==> inputs of run P <==
==> flow/design.v <==
`timescale 1ns / 1ps
module compl_mul(
   input logic clk_i, 
   input logic srst_i,
   input logic signed [17:0]data_a_i_i,   
   input logic signed [17:0]data_a_q_i,   
   input logic signed [17:0]data_b_i_i,   
   input logic signed [17:0]data_b_q_i,   
   output  logic signed  [36:0]data_i_o,    
   output  logic signed [36:0]data_q_o     
   );
   logic signed [35:0] prod_ii, prod_iq, prod_qi, prod_qq;
   assign prod_ii = data_a_i_i * data_b_i_i;
   assign prod_qq = data_a_q_i * data_b_q_i;
   assign prod_iq = data_a_i_i * data_b_q_i;
   assign prod_qi = data_a_q_i * data_b_i_i;
   always_ff@(posedge clk_i) begin
       if(srst_i)begin
           data_i_o<=0;
           data_q_o<=0;
       end
       else begin
           data_i_o<=prod_ii-prod_qq;
           data_q_o<=prod_iq+prod_qi;
       end
   end
endmodule
==> flow/run.sh <==
#!/bin/bash
# the make line also repeats each setting of config.mk as NAME=value (left out here)
make -C /OpenROAD-flow-scripts/flow DESIGN_CONFIG=/design/flow/config.mk WORK_HOME=/design/flow/orfs CLKGATE_MAP_FILE= finish
==> flow/config.mk <==
export PLATFORM = sky130hd
export DESIGN_NAME = compl_mul
export DESIGN_NICKNAME = compl_mul
export VERILOG_FILES = /design/flow/design.v
export SDC_FILE = /design/flow/constraint.sdc
export NUM_CORES = 4
export LEC_CHECK = 0
export CAP_MARGIN = 20
export CORE_MARGIN = 2
export CORE_UTILIZATION = 70
export CTS_CLUSTER_SIZE = 37
export MAX_ROUTING_LAYER = met4
export SETUP_SLACK_MARGIN = 1.81
export SLEW_MARGIN = 20
==> flow/constraint.sdc <==
create_clock -name core_clock -period 7.28 [get_ports {clk_i}]
set_input_delay 1.4560 -clock core_clock [delete_from_list [all_inputs] [get_ports {clk_i}]]
set_output_delay 1.4560 -clock core_clock [all_outputs]
set_load 0.01 [all_outputs]
==> inputs of run G, as changes to run P <==
--- a/flow/config.mk
+++ b/flow/config.mk
@@ -7,8 +7,5 @@
 export LEC_CHECK = 0
 export CAP_MARGIN = 20
 export CORE_MARGIN = 2
-export CORE_UTILIZATION = 70
-export CTS_CLUSTER_SIZE = 37
-export MAX_ROUTING_LAYER = met4
-export SETUP_SLACK_MARGIN = 1.81
+export CORE_UTILIZATION = 25
 export SLEW_MARGIN = 20
==> flow/constraint.sdc (replaced) <==
create_clock -name core_clock -period 11.8 [get_ports {clk_i}]
set_input_delay 2.3600 -clock core_clock [delete_from_list [all_inputs] [get_ports {clk_i}]]
set_output_delay 2.3600 -clock core_clock [all_outputs]
set_load 0.01 [all_outputs]
==> git commit body <==
Add synthesis and place-and-route results

* Minimum setup slack in the final design: -1710 ps
- Overall die height: 274 um
- Count of final setup violators: 52
- Area added between synthesis and finish: 31.2%
* Crit. Startpoint: data_b_i_i[9]
* Multi-input gate share of the layout cell area: 0.687
* Number of warnings in the stage logs: 38
* Result of the run: failed layout checks
* Worst-Margin Slew: 1220 ps
- The report lists the violated layout checks as negative setup slack.
* Non-filler instance count after layout: 7285
* Critical path data required time: 7580 ps
- Final estimated routing congestion in global placement: 1.03
- GRT Overall Usage: 0.540
* Total detailed-routing wirelength: 227000 um
(the above is from run P)
==> git commit body <==
Add synthesis and place-and-route results

* Result of the run: finished clean
* Overall die height: 455 um
- GRT Overall Usage: 0.142
- After its last routability iteration, the placer logged a weighted congestion of 0.868.
- Total detailed-routing wirelength: 139000 um
- Tracing the worst setup path back leads to its startpoint at data_b_q_i[2].
- Worst-Margin Slew: 1060 ps
(the above is from run G)

---

==> trial 93: inputs <==
RTL: the design.v shown in full above, as it stands there.
export LEC_CHECK = 0
export CAP_MARGIN = 40
export CORE_ASPECT_RATIO = 0.63
export CORE_MARGIN = 8
export CORE_UTILIZATION = 47
export CTS_CLUSTER_SIZE = 59
export GPL_ROUTABILITY_DRIVEN = 0
export GPL_TIMING_DRIVEN = 0
export MAX_ROUTING_LAYER = met4
export PLACE_DENSITY_LB_ADDON = 0.13
export SETUP_SLACK_MARGIN = 3.98
export SLEW_MARGIN = 20
create_clock -name core_clock -period 16.0 [get_ports {clk_i}]
run.sh (not shown) runs the stock make flow with config.mk's settings and CLKGATE_MAP_FILE=.
==> inputs of trial 18, as changes to trial 93 <==
- CAP_MARGIN: 40 -> 20
- CORE_ASPECT_RATIO: 0.63 -> default
- CORE_MARGIN: 8 -> 2
- CORE_UTILIZATION: 47 -> 66
- CTS_CLUSTER_SIZE: 59 -> default
- GPL_ROUTABILITY_DRIVEN: 0 -> default
- GPL_TIMING_DRIVEN: 0 -> default
- MAX_ROUTING_LAYER: met4 -> default
- PLACE_DENSITY_LB_ADDON: 0.13 -> default
- SETUP_SLACK_MARGIN: 3.98 -> 2.84
==> flow/constraint.sdc (replaced) <==
create_clock -name core_clock -period 11.1 [get_ports {clk_i}]
set_input_delay 2.2200 -clock core_clock [delete_from_list [all_inputs] [get_ports {clk_i}]]
set_output_delay 2.2200 -clock core_clock [all_outputs]
set_load 0.01 [all_outputs]
==> inputs of trial 34, as changes to trial 93 <==
- ABC_AREA: default -> 0
- CAP_MARGIN: 40 -> 20
- CELL_PAD_IN_SITES_GLOBAL_PLACEMENT: default -> 1
- CORE_ASPECT_RATIO: 0.63 -> 1.27
- CORE_MARGIN: 8 -> 2
- CORE_UTILIZATION: 47 -> 48
- CTS_CLUSTER_DIAMETER: default -> 52
- CTS_CLUSTER_SIZE: 59 -> 48
- GPL_ROUTABILITY_DRIVEN: 0 -> default
- GPL_TIMING_DRIVEN: 0 -> default
- MAX_ROUTING_LAYER: met4 -> default
- PLACE_DENSITY_LB_ADDON: 0.13 -> default
- SETUP_SLACK_MARGIN: 3.98 -> default
- TNS_END_PERCENT: default -> 20
==> inputs of trial 1, as changes to trial 93 <==
- ABC_AREA: default -> 1
- CAP_MARGIN: 40 -> 20
- CORE_ASPECT_RATIO: 0.63 -> default
- CORE_MARGIN: 8 -> 2
- CORE_UTILIZATION: 47 -> 54
- CTS_CLUSTER_DIAMETER: default -> 385
- CTS_CLUSTER_SIZE: 59 -> 99
- GPL_ROUTABILITY_DRIVEN: 0 -> default
- GPL_TIMING_DRIVEN: 0 -> default
- MAX_ROUTING_LAYER: met4 -> default
- PLACE_DENSITY_LB_ADDON: 0.13 -> default
- SETUP_SLACK_MARGIN: 3.98 -> default
==> flow/constraint.sdc (replaced) <==
create_clock -name core_clock -period 9.57 [get_ports {clk_i}]
set_input_delay 1.9140 -clock core_clock [delete_from_list [all_inputs] [get_ports {clk_i}]]
set_output_delay 1.9140 -clock core_clock [all_outputs]
set_load 0.01 [all_outputs]
==> results <==
Status: trial 93 no timing/DRC/antenna violations; trial 18 no timing/DRC/antenna violations; trial 1 no timing/DRC/antenna violations; trial 34 no timing/DRC/antenna violations
Setup slack of the critical path after layout: trial 93 3.74 ns; trial 18 2.15 ns; trial 1 0.338 ns; trial 34 4.50 ns
Number of antenna violations at the first check in global routing: trial 93 43; trial 18 10; trial 1 10; trial 34 1
Number of cells traversed by the worst hold path: trial 93 4; trial 18 2; trial 1 3; trial 34 2
Top area contributor share: trial 93 57.8%; trial 18 57.8%; trial 1 55.3%; trial 34 57.8%
Die H: trial 93 277 um; trial 18 282 um; trial 1 318 um; trial 34 371 um
Drt total wl: trial 93 217000 um; trial 18 173000 um; trial 1 164000 um; trial 34 130000 um
Crit path launch: trial 93 data_b_q_i[10]; trial 18 data_b_i_i[5]; trial 1 data_b_q_i[17]; trial 34 data_b_q_i[17]
Overall die width: trial 93 431 um; trial 18 282 um; trial 1 318 um; trial 34 293 um
Arithmetic-cell share of the synthesized area counting full adders, half adders and majority gates: trial 93 65.7%; trial 18 65.7%; trial 1 62.8%; trial 34 65.7%
Number of tap instances: trial 93 1470; trial 18 1030; trial 1 1287; trial 34 1360
Area of the core: trial 93 108000 um^2; trial 18 76200 um^2; trial 1 98100 um^2; trial 34 105000 um^2
Critical-path maximum fanout: trial 93 18; trial 18 8; trial 1 18; trial 34 25
Count of placed standard cells in the final layout, fillers left out: trial 93 7237; trial 18 6746; trial 1 7846; trial 34 6724
Fill cell total of the finished layout: trial 93 10200; trial 18 4950; trial 1 9141; trial 34 10200
Logic gate fraction of the total cell area: trial 93 75.9%; trial 18 73.5%; trial 1 74.1%; trial 34 79.3%
Layout-stage area growth over the synthesis result: trial 93 10.7%; trial 18 19.6%; trial 1 7.53%; trial 34 5.92%
Met2 Routed Length: trial 93 77300 um; trial 18 77200 um; trial 1 75500 um; trial 34 71700 um
Post-layout period usage: trial 93 76.6%; trial 18 80.6%; trial 1 96.5%; trial 34 71.9%
Simple-gate share of the synthesized area: trial 93 14.2%; trial 18 14.2%; trial 1 13.8%; trial 34 14.2%
Core utilization of the finished layout: trial 93 52.1%; trial 18 79.9%; trial 1 58.4%; trial 34 51.3%

---

==> amber <==
// compl_mul: RTL as listed in full above, without the edits since
clock: 16.0 ns
lec_check: 0
abc_area: 0
cap_margin: 20
cell_pad_in_sites_global_placement: 1
core_aspect_ratio: 1.73
core_margin: 2
core_utilization: 60
cts_cluster_diameter: 95
cts_cluster_size: 97
slew_margin: 15
tns_end_percent: 20
==> inputs of quartz, as changes to amber <==
ABC_AREA = 1   (was 0)
CELL_PAD_IN_SITES_GLOBAL_PLACEMENT = default   (was 1)
CORE_ASPECT_RATIO = default   (was 1.73)
CORE_UTILIZATION = 44   (was 60)
CTS_CLUSTER_DIAMETER = default   (was 95)
CTS_CLUSTER_SIZE = default   (was 97)
SLEW_MARGIN = 20   (was 15)
TNS_END_PERCENT = default   (was 20)
==> flow/constraint.sdc (replaced) <==
create_clock -name core_clock -period 9.57 [get_ports {clk_i}]
set_input_delay 1.9140 -clock core_clock [delete_from_list [all_inputs] [get_ports {clk_i}]]
set_output_delay 1.9140 -clock core_clock [all_outputs]
set_load 0.01 [all_outputs]
==> flow_summary.yaml <==
# generated from flow reports
outcome:
  status: "no timing/DRC/antenna violations"
route:
  drtIter0Drc: 1679
yosys:
  ys_sh_aoi_pct: 2.39
layout:
  comb_cells: 3558
  n_all_buffers: 214
the above is filed under amber

==> flow_summary.yaml <==
# generated from flow reports
outcome:
  status: "no timing/DRC/antenna violations"
layout:
  n_all_buffers: 349
  comb_cells: 3922
yosys:
  ys_sh_aoi_pct: 2.61
  ys_ff: 74
route:
  drtIter0Drc: 3100
clock_network:
  cts_setup_buffers: 0
the above is filed under quartz


---

==> raven: inputs <==
Starts from the design.v that is shown in full above.
clock: 8.11 ns
lec_check: 0
abc_area: 0
cap_margin: 40
core_aspect_ratio: 0.98
core_margin: 2
core_utilization: 55
cts_cluster_diameter: 194
gpl_routability_driven: 0
gpl_timing_driven: 0
hold_slack_margin: 0.05
max_routing_layer: met4
min_routing_layer: met1
slew_margin: 0
tns_end_percent: 90
==> delta: changes against raven <==
Settings changed: ABC_AREA 0 to default, CAP_MARGIN 40 to 20, CORE_ASPECT_RATIO 0.98 to default, CORE_UTILIZATION 55 to 70, CTS_CLUSTER_DIAMETER 194 to default, CTS_CLUSTER_SIZE from default to 37, GPL_ROUTABILITY_DRIVEN 0 to default, GPL_TIMING_DRIVEN 0 to default, HOLD_SLACK_MARGIN 0.05 to default, MIN_ROUTING_LAYER met1 to default, SLEW_MARGIN 0 to 20, TNS_END_PERCENT 90 to default.
==> flow/constraint.sdc (replaced) <==
create_clock -name core_clock -period 8.0 [get_ports {clk_i}]
set_input_delay 1.6000 -clock core_clock [delete_from_list [all_inputs] [get_ports {clk_i}]]
set_output_delay 1.6000 -clock core_clock [all_outputs]
set_load 0.01 [all_outputs]
==> qor summary <==
metric	raven	delta
Combinational fraction of the cell area	72.5%	69.6%
GR met2 Demand/Resource	59.2%	69.6%
Post-detailed-placement cell area	0.0549 mm²	0.0583 mm²
Largest net degree at the start of global routing	14	64
Share of the clock period used by the worst path	102%	108%
Flop share of the area	2.43%	2.32%
ClkCell Share	0.484%	0.511%
Fill cell total of the finished layout	7589	3258
Slowest cell delay on critical path	0.57 ns	0.75 ns
Number of non-clock buffers in the layout	614	980
Post-route insts no fill	7021	7102
Slew @ Worst Pin	0.948 ns	0.891 ns
Number of logged tool warnings	36	38
Met2 wire len	80.6 mm	78.4 mm
Setup slack of the critical path after layout	-0.150 ns	-0.629 ns
Outcome	complete, but fails checks	complete, but fails checks
Reasons for failing layout checks	setup timing	setup timing
Crit. path cell count	25	24
Global-route wire length before repair	267 mm	249 mm
FP Core Util	55.5%	71.0%
Hold path startpoint	data_b_q_i[0]	srst_i

---

==> try-zinc <==
// compl_mul: RTL as listed in full above, without the edits since
clock: 13.3 ns
lec_check: 0
cap_margin: 20
cell_pad_in_sites_detail_placement: 0
cell_pad_in_sites_global_placement: 1
core_aspect_ratio: 0.5
core_margin: 6
core_utilization: 56
cts_cluster_diameter: 194
cts_cluster_size: 73
gpl_timing_driven: 1
place_density_lb_addon: 0.29
slew_margin: 20
tns_end_percent: 25
==> try-umber: changes against try-zinc <==
==> flow/config.mk (replaced) <==
export PLATFORM = sky130hd
export DESIGN_NAME = compl_mul
export DESIGN_NICKNAME = compl_mul
export VERILOG_FILES = /design/flow/design.v
export SDC_FILE = /design/flow/constraint.sdc
export NUM_CORES = 4
export LEC_CHECK = 0
export CAP_MARGIN = 20
export CORE_MARGIN = 2
export CORE_UTILIZATION = 70
export CTS_CLUSTER_SIZE = 37
export SLEW_MARGIN = 20
==> flow/constraint.sdc (replaced) <==
create_clock -name core_clock -period 7.28 [get_ports {clk_i}]
set_input_delay 1.4560 -clock core_clock [delete_from_list [all_inputs] [get_ports {clk_i}]]
set_output_delay 1.4560 -clock core_clock [all_outputs]
set_load 0.01 [all_outputs]
==> try-juniper: changes against try-zinc <==
==> flow/config.mk (replaced) <==
export PLATFORM = sky130hd
export DESIGN_NAME = compl_mul
export DESIGN_NICKNAME = compl_mul
export VERILOG_FILES = /design/flow/design.v
export SDC_FILE = /design/flow/constraint.sdc
export NUM_CORES = 4
export LEC_CHECK = 0
export CAP_MARGIN = 35
export CELL_PAD_IN_SITES_DETAIL_PLACEMENT = 0
export CELL_PAD_IN_SITES_GLOBAL_PLACEMENT = 0
export CORE_MARGIN = 2
export CORE_UTILIZATION = 72
export CTS_CLUSTER_DIAMETER = 194
export GPL_TIMING_DRIVEN = 1
export MAX_ROUTING_LAYER = met4
export SETUP_SLACK_MARGIN = 0.58
export SLEW_MARGIN = 20
==> flow/constraint.sdc (replaced) <==
create_clock -name core_clock -period 7.72 [get_ports {clk_i}]
set_input_delay 1.5440 -clock core_clock [delete_from_list [all_inputs] [get_ports {clk_i}]]
set_output_delay 1.5440 -clock core_clock [all_outputs]
set_load 0.01 [all_outputs]
==> try-amber: changes against try-zinc <==
==> flow/config.mk (replaced) <==
export PLATFORM = sky130hd
export DESIGN_NAME = compl_mul
export DESIGN_NICKNAME = compl_mul
export VERILOG_FILES = /design/flow/design.v
export SDC_FILE = /design/flow/constraint.sdc
export NUM_CORES = 4
export LEC_CHECK = 0
export CAP_MARGIN = 20
export CELL_PAD_IN_SITES_DETAIL_PLACEMENT = 0
export CELL_PAD_IN_SITES_GLOBAL_PLACEMENT = 0
export CORE_MARGIN = 2
export CORE_UTILIZATION = 57
export CTS_CLUSTER_DIAMETER = 194
export GPL_TIMING_DRIVEN = 1
export PLACE_DENSITY_LB_ADDON = 0.29
export SETUP_SLACK_MARGIN = 0.58
export SLEW_MARGIN = 20
==> flow/constraint.sdc (replaced) <==
create_clock -name core_clock -period 8.79 [get_ports {clk_i}]
set_input_delay 1.7580 -clock core_clock [delete_from_list [all_inputs] [get_ports {clk_i}]]
set_output_delay 1.7580 -clock core_clock [all_outputs]
set_load 0.01 [all_outputs]
==> notes <==
- try-amber ran to the end with no violations. try-umber completed, yet does not pass: setup timing. try-juniper ended with an error in global routing (5_1_grt), error GRT-0232. try-zinc completed without violations.
- Cell count, lowest first: try-zinc, try-umber, try-amber.
- The highest utilization belongs to try-umber, the lowest to try-zinc.
- Against try-zinc, the critical path depth of try-amber is higher by 4.
